Design Cfu, start of the top module:
module Cfu (
    input               cmd_valid,
    output              cmd_ready,
    input      [9:0]    cmd_payload_function_id,
    input      [31:0]   cmd_payload_inputs_0,
    input      [31:0]   cmd_payload_inputs_1,
    output reg          rsp_valid,
    input               rsp_ready,
    output reg [31:0]   rsp_payload_outputs_0,
    input               reset,
    input               clk
);
    wire signed [15:0] prod_0, prod_1, prod_2, prod_3;
    assign prod_0 = ($signed(cmd_payload_inputs_0[7:0])) * $signed(cmd_payload_inputs_1[7:0]);
    assign prod_1 = ($signed(cmd_payload_inputs_0[15:8])) * $signed(cmd_payload_inputs_1[15:8]);
    assign prod_2 = ($signed(cmd_payload_inputs_0[23:16])) * $signed(cmd_payload_inputs_1[23:16]);
    assign prod_3 = ($signed(cmd_payload_inputs_0[31:24])) * $signed(cmd_payload_inputs_1[31:24]);
    wire signed [31:0] sum_prods;
    assign sum_prods = prod_0 + prod_1 + prod_2 + prod_3;
    assign cmd_ready = ~rsp_valid;   
    always @(posedge clk) begin
        if (reset) begin
            rsp_payload_outputs_0 <= 32'b0;
            rsp_valid <= 1'b0;
        end else if (rsp_valid) begin
                rsp_valid <= ~rsp_ready;
            end else if (cmd_valid) begin
                    rsp_valid <= 1'b1;
  ...
==> flow/config.mk <==
export PLATFORM = sky130hd
export DESIGN_NAME = Cfu
export DESIGN_NICKNAME = Cfu
export VERILOG_FILES = /design/flow/design.v
export SDC_FILE = /design/flow/constraint.sdc
export NUM_CORES = 4
export LEC_CHECK = 0
export CAP_MARGIN = 20
export CORE_MARGIN = 2
export CORE_UTILIZATION = 72
export CTS_CLUSTER_DIAMETER = 27
export CTS_CLUSTER_SIZE = 24
export PLACE_DENSITY_LB_ADDON = 0.19
export SLEW_MARGIN = 20
==> flow/constraint.sdc <==
create_clock -name core_clock -period 9.86 [get_ports {clk}]
set_input_delay 1.9720 -clock core_clock [delete_from_list [all_inputs] [get_ports {clk}]]
set_output_delay 1.9720 -clock core_clock [all_outputs]
set_load 0.01 [all_outputs]
run.sh (not shown) runs the stock make flow with config.mk's settings and CLKGATE_MAP_FILE=.
The first run finished with negative setup slack left.
Next try:
Settings changed: CORE_UTILIZATION 72 to 71, CTS_CLUSTER_DIAMETER 27 to not set, CTS_CLUSTER_SIZE 24 to 37, HOLD_SLACK_MARGIN set to -0.08, PLACE_DENSITY_LB_ADDON 0.19 to not set, SETUP_SLACK_MARGIN set to 1.19, TNS_END_PERCENT set to 5.
The changed run completed, yet does not pass: negative setup slack.
Global-route usage came out lower by 8.1 points.
Synthesized cell count stays the same.
Via count came out lower by roughly a tenth.
Cell count came out higher slightly.
Die size came out higher slightly.
Next try:
Settings changed: CORE_UTILIZATION 71 to 40, CTS_CLUSTER_SIZE 37 to not set, HOLD_SLACK_MARGIN -0.08 to not set, SETUP_SLACK_MARGIN 1.19 to not set, TNS_END_PERCENT 5 to not set.
Clock period 9.86 ns to 12.0 ns, I/O delays scaled along.
What happened:
- The changed run completed without violations
- die area came out higher by about 75%
- final cell count drops by 0.97%
- first-iteration DRC count went down by about 60%
- clock-buffer cell count is higher by 1
- routed wire length is lower by 31%
- utilization decreases by 47 points
Next try:
Settings changed: CELL_PAD_IN_SITES_DETAIL_PLACEMENT set to 2, CORE_UTILIZATION 40 to 58, GPL_TIMING_DRIVEN set to 0, HOLD_SLACK_MARGIN set to 0.23, MAX_ROUTING_LAYER set to met5.
Effect:
- Now the flow ended with an error in 3_5_place_dp on DPL-0033
- synthesized area does not change
- die area goes down by about 30%
- synthesized cell count stays the same
Next try:
Settings changed: CELL_PAD_IN_SITES_DETAIL_PLACEMENT 2 to 0, CORE_UTILIZATION 58 to 22, CTS_CLUSTER_SIZE set to 98, GPL_TIMING_DRIVEN 0 to 1, MAX_ROUTING_LAYER met5 to met4, MIN_ROUTING_LAYER set to met1, SLEW_MARGIN 20 to 30.
With this change the flow passed the timing, DRC and antenna checks. Synthesized area stays the same. Die area came out higher to 2.6 times its value. Synthesized cell count is unchanged.

========
## rev 12
Cfu again, from the RTL that the note above started with.
make LEC_CHECK=0 CAP_MARGIN=20 CORE_MARGIN=2 CORE_UTILIZATION=72 CTS_CLUSTER_DIAMETER=27 CTS_CLUSTER_SIZE=80 HOLD_SLACK_MARGIN=-0.1 PLACE_DENSITY=0.38 SLEW_MARGIN=20 TNS_END_PERCENT=5 finish   # period 9.86 ns
Rev 12: flow complete, layout not clean; failing: negative setup slack
diff inputs: rev 12 => rev 13
- removing TNS_END_PERCENT (formerly 5)
- changing CORE_UTILIZATION from 72 to 40
- removing CTS_CLUSTER_SIZE (formerly 80)
- removing CTS_CLUSTER_DIAMETER (formerly 27)
- removing PLACE_DENSITY (formerly 0.38)
- removing HOLD_SLACK_MARGIN (formerly -0.1)
- changing the clock period (ns, I/O delays scaled along) from 9.86 to 11.6
Findings:
Having completed the whole flow, rev 13 delivered a layout that passed the timing, DRC and antenna checks. Against rev 12, rev 13 comes in 0.93 ns higher on worst path arrival time. [compare] base=rev 12 new=rev 13: minimum setup slack in the final design +0.79 ns; share of the core filled with cells lower.

========
Starting RTL as in the previous note.
==> flow/design.v (excerpt) <==
module Cfu (
    input               cmd_valid,
    output              cmd_ready,
    input      [9:0]    cmd_payload_function_id,
    input      [31:0]   cmd_payload_inputs_0,
    input      [31:0]   cmd_payload_inputs_1,
    output reg          rsp_valid,
    input               rsp_ready,
    output reg [31:0]   rsp_payload_outputs_0,
    input               reset,
    input               clk
);
==> flow/config.mk <==
export PLATFORM = sky130hd
export DESIGN_NAME = Cfu
export DESIGN_NICKNAME = Cfu
export VERILOG_FILES = /design/flow/design.v
export SDC_FILE = /design/flow/constraint.sdc
export NUM_CORES = 4
export LEC_CHECK = 0
export ABC_AREA = 1
export CAP_MARGIN = 20
export CELL_PAD_IN_SITES_DETAIL_PLACEMENT = 2
export CORE_ASPECT_RATIO = 0.75
export CORE_MARGIN = 9
export CORE_UTILIZATION = 44
export CTS_CLUSTER_SIZE = 30
export MAX_ROUTING_LAYER = met5
export MIN_ROUTING_LAYER = met2
export SETUP_SLACK_MARGIN = -0.59
export SLEW_MARGIN = 30
export TNS_END_PERCENT = 25
==> flow/constraint.sdc <==
create_clock -name core_clock -period 12.0 [get_ports {clk}]
set_input_delay 2.4000 -clock core_clock [delete_from_list [all_inputs] [get_ports {clk}]]
set_output_delay 2.4000 -clock core_clock [all_outputs]
set_load 0.01 [all_outputs]
The starting point never finished: it broke off in global routing on GRT-0232.
Rerun with:
ABC_AREA = unset   (was 1)
CELL_PAD_IN_SITES_DETAIL_PLACEMENT = unset   (was 2)
CORE_ASPECT_RATIO = unset   (was 0.75)
CORE_MARGIN = 2   (was 9)
CORE_UTILIZATION = 25   (was 44)
CTS_CLUSTER_DIAMETER = 292   (was unset)
CTS_CLUSTER_SIZE = 99   (was 30)
MAX_ROUTING_LAYER = unset   (was met5)
MIN_ROUTING_LAYER = unset   (was met2)
PLACE_DENSITY = 0.81   (was unset)
SETUP_SLACK_MARGIN = -0.58   (was -0.59)
SLEW_MARGIN = 20   (was 30)
TNS_END_PERCENT = unset   (was 25)
Effect:
- The changed run completed with no timing, DRC or antenna violations
- die size increases by 39%
- synthesized area went down by 7.8%
- synthesized cell count decreases by 24%
Rerun with:
CORE_ASPECT_RATIO = 0.5   (was unset)
CORE_UTILIZATION = 65   (was 25)
CTS_CLUSTER_DIAMETER = unset   (was 292)
CTS_CLUSTER_SIZE = unset   (was 99)
PLACE_DENSITY = unset   (was 0.81)
PLACE_DENSITY_LB_ADDON = 0.29   (was unset)
SETUP_SLACK_MARGIN = unset   (was -0.58)
=> Die size drops by well over a third. Worst setup slack got worse by 0.10 ns. Hold slack stays flat. Via count barely changes. Routed wire length shrinks by a few percent.
Rerun with:
CAP_MARGIN = 0   (was 20)
CORE_UTILIZATION = 25   (was 65)
CTS_CLUSTER_DIAMETER = 292   (was unset)
CTS_CLUSTER_SIZE = 99   (was unset)
PLACE_DENSITY = 0.81   (was unset)
PLACE_DENSITY_LB_ADDON = unset   (was 0.29)
SETUP_SLACK_MARGIN = -0.58   (was unset)
After rerunning: The new run finished with timing, DRC and antenna clean. Setup slack got worse by 0.023 ns. Sequential share of layout area is lower by 0.19 points. Non-clock buffer count is higher by 10.

========
The RTL this note starts from:
==> flow/design.v <==
module Cfu (
    input               cmd_valid,
    output              cmd_ready,
    input      [9:0]    cmd_payload_function_id,
    input      [31:0]   cmd_payload_inputs_0,
    input      [31:0]   cmd_payload_inputs_1,
    output reg          rsp_valid,
    input               rsp_ready,
    output reg [31:0]   rsp_payload_outputs_0,
    input               reset,
    input               clk
);
    wire signed [15:0] prod_0, prod_1, prod_2, prod_3;
    assign prod_0 = ($signed(cmd_payload_inputs_0[7:0])) * $signed(cmd_payload_inputs_1[7:0]);
    assign prod_1 = ($signed(cmd_payload_inputs_0[15:8])) * $signed(cmd_payload_inputs_1[15:8]);
    assign prod_2 = ($signed(cmd_payload_inputs_0[23:16])) * $signed(cmd_payload_inputs_1[23:16]);
    assign prod_3 = ($signed(cmd_payload_inputs_0[31:24])) * $signed(cmd_payload_inputs_1[31:24]);
    wire signed [31:0] sum_prods;
    assign sum_prods = prod_0 + prod_1 + prod_2 + prod_3;
    assign cmd_ready = ~rsp_valid;   
    always @(posedge clk) begin
        if (reset) begin
            rsp_payload_outputs_0 <= 32'b0;
            rsp_valid <= 1'b0;
        end else if (rsp_valid) begin
                rsp_valid <= ~rsp_ready;
            end else if (cmd_valid) begin
                    rsp_valid <= 1'b1;
                    rsp_payload_outputs_0 <= |cmd_payload_function_id[9:3]
                        ? 32'b0
                        : rsp_payload_outputs_0 + sum_prods;
                end
            end
endmodule
Settings: LEC_CHECK=0, ABC_AREA=1, CAP_MARGIN=20, CORE_MARGIN=2, CORE_UTILIZATION=71, CTS_CLUSTER_DIAMETER=27, CTS_CLUSTER_SIZE=11, MAX_ROUTING_LAYER=met4, PLACE_DENSITY_LB_ADDON=0.24, SLEW_MARGIN=20, TNS_END_PERCENT=5; clock period 9.96 ns.
The first run produced a layout that fails on negative setup slack.
Next try:
ABC_AREA = default   (was 1)
CORE_UTILIZATION = 42   (was 71)
CTS_CLUSTER_DIAMETER = default   (was 27)
CTS_CLUSTER_SIZE = default   (was 11)
PLACE_DENSITY_LB_ADDON = default   (was 0.24)
TNS_END_PERCENT = default   (was 5)
clock period = 12.0 ns   (was 9.96 ns; I/O delays follow)
The changed run completed with no timing, DRC or antenna violations.
Hold slack loses 0.011 ns.
Die area rises by 54%.
Global-route usage falls by 23 points.
Utilization falls by 41 points.
Area after synthesis falls by 7.8%.
Synthesized cell count falls by 24%.
Final area falls by about 16%.
Routed wire length falls by 45%.
Final cell count falls by 18%.
Next try:
CELL_PAD_IN_SITES_DETAIL_PLACEMENT = 0   (was default)
CORE_UTILIZATION = 22   (was 42)
CTS_CLUSTER_SIZE = 98   (was default)
GPL_TIMING_DRIVEN = 1   (was default)
HOLD_SLACK_MARGIN = 0.23   (was default)
MAX_ROUTING_LAYER = met5   (was met4)
MIN_ROUTING_LAYER = met1   (was default)
Effect: Routed wire length is higher by about 11%; via count is higher by 2.0%; final area is higher by about 3.2%; synthesized cell count stays the same; sequential share of layout area is lower by 0.13 points.
Next try:
CELL_PAD_IN_SITES_DETAIL_PLACEMENT = default   (was 0)
CORE_UTILIZATION = 25   (was 22)
CTS_CLUSTER_DIAMETER = 292   (was default)
CTS_CLUSTER_SIZE = 99   (was 98)
GPL_TIMING_DRIVEN = default   (was 1)
HOLD_SLACK_MARGIN = default   (was 0.23)
MAX_ROUTING_LAYER = default   (was met5)
MIN_ROUTING_LAYER = default   (was met1)
PLACE_DENSITY = 0.88   (was default)
=>
- non-clock buffer count is unchanged
- worst setup slack degrades by 0.034 ns
- via count rose by about 2.7%
- clock-buffer cell count fell by 2
- final cell count fell by 5.3%
- clock skew hardly moves
- utilization rose by 3.0 points
- global-route usage rose by 1.3 points
- critical path depth rose by 7
Next try:
CORE_UTILIZATION = 38   (was 25)
PLACE_DENSITY = 0.56   (was 0.88)
Result:
- via count decreases by about 5%
- routed wire length fell by 7.2%
- cell area goes down by about 2%
- critical path depth drops by 7

========
Setup of the previous run:
Starts from the design.v that is shown in full above.
Settings: LEC_CHECK=0, CAP_MARGIN=20, CORE_MARGIN=2, CORE_UTILIZATION=40, GPL_TIMING_DRIVEN=0, HOLD_SLACK_MARGIN=0.23, MAX_ROUTING_LAYER=met4, SLEW_MARGIN=20; clock period 12.0 ns.
The final layout from the previous run, which completed every stage, passed the timing, DRC and antenna checks at the end of the flow.
#### Input delta (the current run over the previous run)
==> flow/config.mk <==
export PLATFORM = sky130hd
export DESIGN_NAME = Cfu
export DESIGN_NICKNAME = Cfu
export VERILOG_FILES = /design/flow/design.v
export SDC_FILE = /design/flow/constraint.sdc
export NUM_CORES = 4
export LEC_CHECK = 0
export CAP_MARGIN = 20
export CELL_PAD_IN_SITES_DETAIL_PLACEMENT = 1
export CORE_MARGIN = 2
export CORE_UTILIZATION = 22
export CTS_CLUSTER_SIZE = 98
export GPL_TIMING_DRIVEN = 1
export HOLD_SLACK_MARGIN = 0.23
export MAX_ROUTING_LAYER = met5
export MIN_ROUTING_LAYER = met2
export SLEW_MARGIN = 20
Findings:
Looking at wire length across the current run and the previous run, the one that comes out higher is the current run.
The previous run was smaller in final cell area than the current run.
Summary — via count, the current run relative to the previous run: higher, by 4,222.
Taking the previous run as the reference, in the current run wire length the detailed router placed on met1 has decreased, worst-case hold slack has increased, average footprint of a synthesized cell has remained practically unchanged.

========
run 1:
Starts from the design.v that is shown in full above.
clock: 9.78 ns
lec_check: 0
cap_margin: 20
core_margin: 2
core_utilization: 59
slew_margin: 20
Run 1 -> stages 100% | layout checks FAIL | negative setup slack
## Diff of input files: run 2 against run 1
- putting PLACE_DENSITY_LB_ADDON at 0.24 where nothing was set
- putting CTS_CLUSTER_SIZE at 13 where nothing was set
- swapping 59 for 71 in CORE_UTILIZATION
- swapping 9.78 for 9.9 in the clock period (ns, I/O delays scaled along)
[summary]
global routing (5_1_grt): run 2 exited with error. Run 2 against run 1: minimum setup slack after placement shrank by 33 ps, core utilization before placement increased 12 points. Summary of run 2 over run 1: post-CTS setup buffer count fell by 7; core footprint moved down; final weighted congestion in routability-driven placement has increased; vertical die dimension down 8.6%; detailed placement HPWL increased by 11% relative to the old numbers. On run 2: post-cts resize count is 51 lower than what run 1 gave.
> inputs changed (run 2 -> run 3)
- PLACE_DENSITY_LB_ADDON removed (was 0.24)
- CORE_UTILIZATION changed from 71 to 63
- CTS_CLUSTER_SIZE removed (was 13)
- the clock period (ns, I/O delays scaled along) changed from 9.9 to 9.19
==> results <==
To summarise run 3: no stage aborted, but the layout did not pass its checks, failing on negative setup slack. Delta (run 3 minus run 2): area of the placeable core increased by about 15% relative to the old numbers; compound-cell area share of the yosys netlist closely matched the old numbers; cell area after placement increased by 1.9% relative to the old numbers; number of placement rows increased by 4 relative to the old numbers. Run 3 vs run 2 — chip area climbed by more than 10%.
--- input diff run 3..run 4 ---
- changing CORE_UTILIZATION from 63 to 72
- setting PLACE_DENSITY to 0.36 for the first time
- setting CTS_CLUSTER_DIAMETER to 388 for the first time
- changing the clock period (ns, I/O delays scaled along) from 9.19 to 5.45
[summary]
- None of the runs run 4 and run 3 ends with a clean layout.
- The chip width in run 3 is 1.07 times that in run 4.
- Per the comparison of run 4 with run 3, die size moved down; number of standard-cell rows in the floorplan fell by about 7%.
